// Module_Wrapper
module Module_Wrapper (
    input logic ACLK,
    input logic ARESETN,
    input  logic [31:0] AWADDR,
    input  logic AWVALID,
    output logic AWREADY,
    input  logic [31:0] WDATA,
    input  logic WVALID,
    output logic WREADY,
    output logic [1:0] BRESP,
    output logic BVALID,
    input  logic BREADY,
    output logic [1:0] SS,
    output logic MOSI,
    output logic SCLK,
    input  logic MISO
);
Settings: LEC_CHECK=0, ABC_AREA=0, CAP_MARGIN=20, CELL_PAD_IN_SITES_DETAIL_PLACEMENT=1, CORE_MARGIN=10, CORE_UTILIZATION=34, CTS_CLUSTER_DIAMETER=104, CTS_CLUSTER_SIZE=25, GPL_ROUTABILITY_DRIVEN=0, GPL_TIMING_DRIVEN=0, MAX_ROUTING_LAYER=met5, PLACE_DENSITY_LB_ADDON=0.02, SETUP_SLACK_MARGIN=-0.25, SLEW_MARGIN=20, TNS_END_PERCENT=80; clock period 2.97 ns.
run.sh (not shown) runs the stock make flow with config.mk's settings and CLKGATE_MAP_FILE=.
The starting point reached the layout checks and failed them: negative setup slack.
==> next run, changes <==
- ABC_AREA: 0 -> 1
- CELL_PAD_IN_SITES_DETAIL_PLACEMENT: 1 -> default
- CORE_MARGIN: 10 -> 2
- CORE_UTILIZATION: 34 -> 72
- CTS_CLUSTER_DIAMETER: 104 -> default
- CTS_CLUSTER_SIZE: 25 -> default
- GPL_ROUTABILITY_DRIVEN: 0 -> default
- GPL_TIMING_DRIVEN: 0 -> default
- MAX_ROUTING_LAYER: met5 -> default
- PLACE_DENSITY_LB_ADDON: 0.02 -> default
- SETUP_SLACK_MARGIN: -0.25 -> default
- TNS_END_PERCENT: 80 -> default
- clock period: 2.97 -> 10.8 ns (I/O delays scaled with it)
Now the flow completed with no timing, DRC or antenna violations.
Worst setup slack improves by 6.2 ns.
Count of clock-buffer cells in the layout is higher by 45.
Global-route usage increases by 15 points.
Hold slack gets worse by 0.015 ns.
Flip-flop count does not change.
Total power falls by about 70%.
Design area is about the same.
==> next run, changes <==
- ABC_AREA: 1 -> default
- CORE_UTILIZATION: 72 -> 40
- clock period: 10.8 -> 7.0 ns (I/O delays scaled with it)
Final cell count decreases by 13%.
Global-route usage decreases by 15 points.
Routed wire length decreases by 13%.
==> next run, changes <==
- CORE_UTILIZATION: 40 -> 72
- SETUP_SLACK_MARGIN: default -> -0.1
- clock period: 7.0 -> 2.14 ns (I/O delays scaled with it)
After rerunning: This time the run reached the layout checks and failed them: negative setup slack. Total power came out higher to 3.3 times its value. Count of clock-buffer cells in the layout came out lower by 8. Cell area came out higher slightly.

* * *

Module_Wrapper again, from the RTL that the note above started with.
make LEC_CHECK=0 ABC_AREA=0 CAP_MARGIN=20 CELL_PAD_IN_SITES_DETAIL_PLACEMENT=1 CORE_MARGIN=10 CORE_UTILIZATION=21 CTS_CLUSTER_DIAMETER=188 CTS_CLUSTER_SIZE=25 GPL_ROUTABILITY_DRIVEN=0 MAX_ROUTING_LAYER=met5 PLACE_DENSITY_LB_ADDON=0.02 SETUP_SLACK_MARGIN=-0.25 SLEW_MARGIN=20 TNS_END_PERCENT=80 finish   # period 3.1 ns
Rerun with:
==> flow/config.mk (replaced) <==
export PLATFORM = sky130hd
export DESIGN_NAME = Module_Wrapper
export DESIGN_NICKNAME = Module_Wrapper
export VERILOG_FILES = /design/flow/design.v
export SDC_FILE = /design/flow/constraint.sdc
export NUM_CORES = 4
export LEC_CHECK = 0
export CAP_MARGIN = 20
export CORE_MARGIN = 2
export CORE_UTILIZATION = 40
export SLEW_MARGIN = 20
==> flow/constraint.sdc (replaced) <==
create_clock -name core_clock -period 4.34 [get_ports {ACLK}]
set_input_delay 0.8680 -clock core_clock [delete_from_list [all_inputs] [get_ports {ACLK}]]
set_output_delay 0.8680 -clock core_clock [all_outputs]
set_load 0.01 [all_outputs]
What happened: Register-to-register slack improved by 800 ps; area after synthesis stays the same; die area decreases by 51%; total power decreases by 13%.
Rerun with:
==> flow/constraint.sdc (replaced) <==
create_clock -name core_clock -period 3.86 [get_ports {ACLK}]
set_input_delay 0.7720 -clock core_clock [delete_from_list [all_inputs] [get_ports {ACLK}]]
set_output_delay 0.7720 -clock core_clock [all_outputs]
set_load 0.01 [all_outputs]
Outcome: Combinational power increases by about 15%; clock-buffer cell count increases by 6; global-route usage decreases by 0.20 points; register-to-register slack degrades by 140 ps; design area increases by 1.1%; setup slack degrades by 470 ps; worst hold slack improves by 17 ps; first-iteration DRC count decreases by 2.8%; via count barely changes.
Rerun with:
--- a/flow/config.mk
+++ b/flow/config.mk
@@ -10 +10 @@
-export CORE_UTILIZATION = 40
+export CORE_UTILIZATION = 67
==> flow/constraint.sdc (replaced) <==
create_clock -name core_clock -period 3.29 [get_ports {ACLK}]
set_input_delay 0.6580 -clock core_clock [delete_from_list [all_inputs] [get_ports {ACLK}]]
set_output_delay 0.6580 -clock core_clock [all_outputs]
set_load 0.01 [all_outputs]
After rerunning: Setup slack got worse by 300 ps; sequential share of layout area goes up by 1.7 points; flip-flop count stays the same; design area goes down by a few percent; hold slack got worse by 7.0 ps; core utilization goes up by 30 points; via count goes up by a few percent; final cell count goes down by about a fifth.
Power and IR drop assume default switching activity.
